## job 8084
Design life16, start of the top module:
module life16(
    input clk,
    input load,
    input [255:0] data,
    output reg [255:0] q);
reg [3:0] sum;    
always @(posedge clk) begin
    if (load) begin q <= data; end
    else begin
        for (integer count = 0 ; count < 256 ; count++) begin
        if (count == 0) begin
            sum = q[1] + q[15] + q[16] + q[17] + q[31] + q[240] + q[241] +  q[255]; 
        end else if (count == 15) begin
            sum = q[14] + q[16] + q[0] + q[31] + q[240] + q[254] + q[30]  + q[255];
        end else if (count == 240) begin
            sum = q[0] + q[1] + q[15] + q[239] + q[241] + q[224] + q[225] + q[255];
        end else if (count == 255) begin
            sum = q[0] + q[14] +  q[15] + q[224] + q[238] + q[240] + q[239] + q[254];
        end else if (count > 0 && count < 15) begin
            sum = q[count -1] + q[count +1] + q[count +16] + q[count +15] + q[count +17] + q[count + 240] + q[count +239] + q[count +241];
        end else if (count % 16 == 0) begin 
            sum = q[count -1] + q[count +1] + q[count +15] + q[count +16] + q[count +17] + q[count -15] + q[count -16] + q[count +31];
        end else if (count % 16 == 15)  begin
            sum = q[count -1] + q[count +1] + q[count +15] + q[count -15]  + q[count +16] + q[count -16] + q[count -17]  + q[count -31];
        end else if (count > 240 && count < 255) begin
            sum = q[count -1] + q[count +1] + q[count - 15] + q[count - 16] + q[count - 17] + q[count - 240] + q[count - 241] + q[count - 239];
        end else begin
            sum = q[count -1] + q[count +1] + q[count -15] + q[count -16]  + q[count -17] + q[count +15] + q[count +16] + q[count +17];
        end
        if ((sum == 0 || sum == 1) || (sum >= 4)) begin
         	q[count] <= 0;
    	end else if (sum == 3) begin
         	q[count] <= 1;
    	end
    end
    end
end
endmodule
export LEC_CHECK = 0
export CAP_MARGIN = 20
export CELL_PAD_IN_SITES_GLOBAL_PLACEMENT = 0
export CORE_ASPECT_RATIO = 1.7
export CORE_MARGIN = 2
export CORE_UTILIZATION = 55
export CTS_CLUSTER_SIZE = 34
export GPL_TIMING_DRIVEN = 1
export SLEW_MARGIN = 0
create_clock -name core_clock -period 3.53 [get_ports {clk}]
run.sh (not shown) runs the stock make flow with config.mk's settings and CLKGATE_MAP_FILE=.
Job 8084: complete, dirty (negative setup slack)
For job 7727, these inputs were changed with respect to job 8084:
Settings: CTS_CLUSTER_SIZE no longer set, was 34; GPL_TIMING_DRIVEN no longer set, was 1; SLEW_MARGIN now 20, was 0; CORE_UTILIZATION now 40, was 55; CELL_PAD_IN_SITES_GLOBAL_PLACEMENT no longer set, was 0; CORE_ASPECT_RATIO no longer set, was 1.7; the clock period (ns, I/O delays scaled along) now 4.43, was 3.53.
--- outcome ---
Job 7727 reached the final stage; the timing, design-rule and antenna checks on its layout passed. Job 8084 → job 7727: total placed cells including tap cells rose 61; core utilization fell 29 points; register-to-register slack rose 0.69 ns. From job 8084 to job 7727 the numbers moved as follows: die extent in y fell by 42 um; multi-input gate area in the final layout shows a reduction of about 7%; floorplan row count fell by 9.8%; mean cell area of the mapped netlist shows no meaningful change. For job 7727, the critical path launch point was q[8]$_DFFE_PP_, unlike job 8084, where it was q[33]$_DFFE_PP_. Wire length of the first global-routing pass sits lower in job 7727 than in job 8084. The met3 track demand over resource in global routing on job 8084 is in line with that on job 7727. Relative to job 8084, pre-CTS worst setup slack increased by 0.72 ns in job 7727.
The inputs of job 1297 differ from those of job 7727 as listed below.
Settings: changing CAP_MARGIN from 20 to 10; setting TNS_END_PERCENT to 5 for the first time; setting ABC_AREA to 1 for the first time; setting SETUP_SLACK_MARGIN to 0.65 for the first time; changing CORE_UTILIZATION from 40 to 72; changing the clock period (ns, I/O delays scaled along) from 4.43 to 2.52.
--- outcome ---
- Job 1297 never completed, since it errored out during 5_1_grt.
- Comparing job 1297 and job 7727, total placed cells including tap cells is lower on job 7727.
- Relative to job 7727, the synthesized area per cell measured on job 1297 has decreased by more than 10%.
- Per the comparison of job 1297 with job 7727, number of standard cells reported by yosys went up; cell resize tally after clock tree synthesis went up by 372; die boundary height dropped about 24%; die area saw a decrease; number of instances in the synthesized netlist increased 1,520.
- Share of the core filled by cells before placement, job 1297 and job 7727: smaller value in job 7727
- Delta(yosys-reported design area after synthesis, job 1297 - job 7727) > 0
- Diff job 7727 -> job 1297: number of clock buffers inserted by TritonCTS has decreased, area fraction in compound gates after synthesis decreased by 2.3 points relative to the old numbers.
Setup changes, job 1297 to job 3621
Settings: a change of CORE_UTILIZATION from 72 to 67; a deleted SETUP_SLACK_MARGIN that had been 0.65; a change of CAP_MARGIN from 10 to 20; a deleted TNS_END_PERCENT that had been 5; an added HOLD_SLACK_MARGIN of -0.09; a deleted ABC_AREA that had been 1; a change of the clock period (ns, I/O delays scaled along) from 2.52 to 4.07.
### Flow results
Job 3621 finished every step from synthesis to the final layout, and the layout passed the timing, design-rule and antenna checks.
Looking at number of nets at floorplan, job 3621 sits 1,520 lower than job 1297 does.
The run showing the greater area fraction in full adders, half adders and majority gates is job 3621.
And-or/or-and share of the synthesized area ends up higher on job 3621.
| fraction of the core area occupied by cells at floorplan | job 3621 vs job 1297 | 5.2 points lower |
Job 3621 against job 1297: cell area after synthesis decreased by 2100 um^2 relative to the old numbers; placeable core area up about 4%.
The synthesized cell count number comes out lower for job 3621 vs job 1297.
Job 3621 ends up with a die span in y that is 1.8% higher than in job 1297.
Job 1297 → job 3621: number of cells after detailed placement saw a decrease; die outline width saw an increase; die area saw an increase.
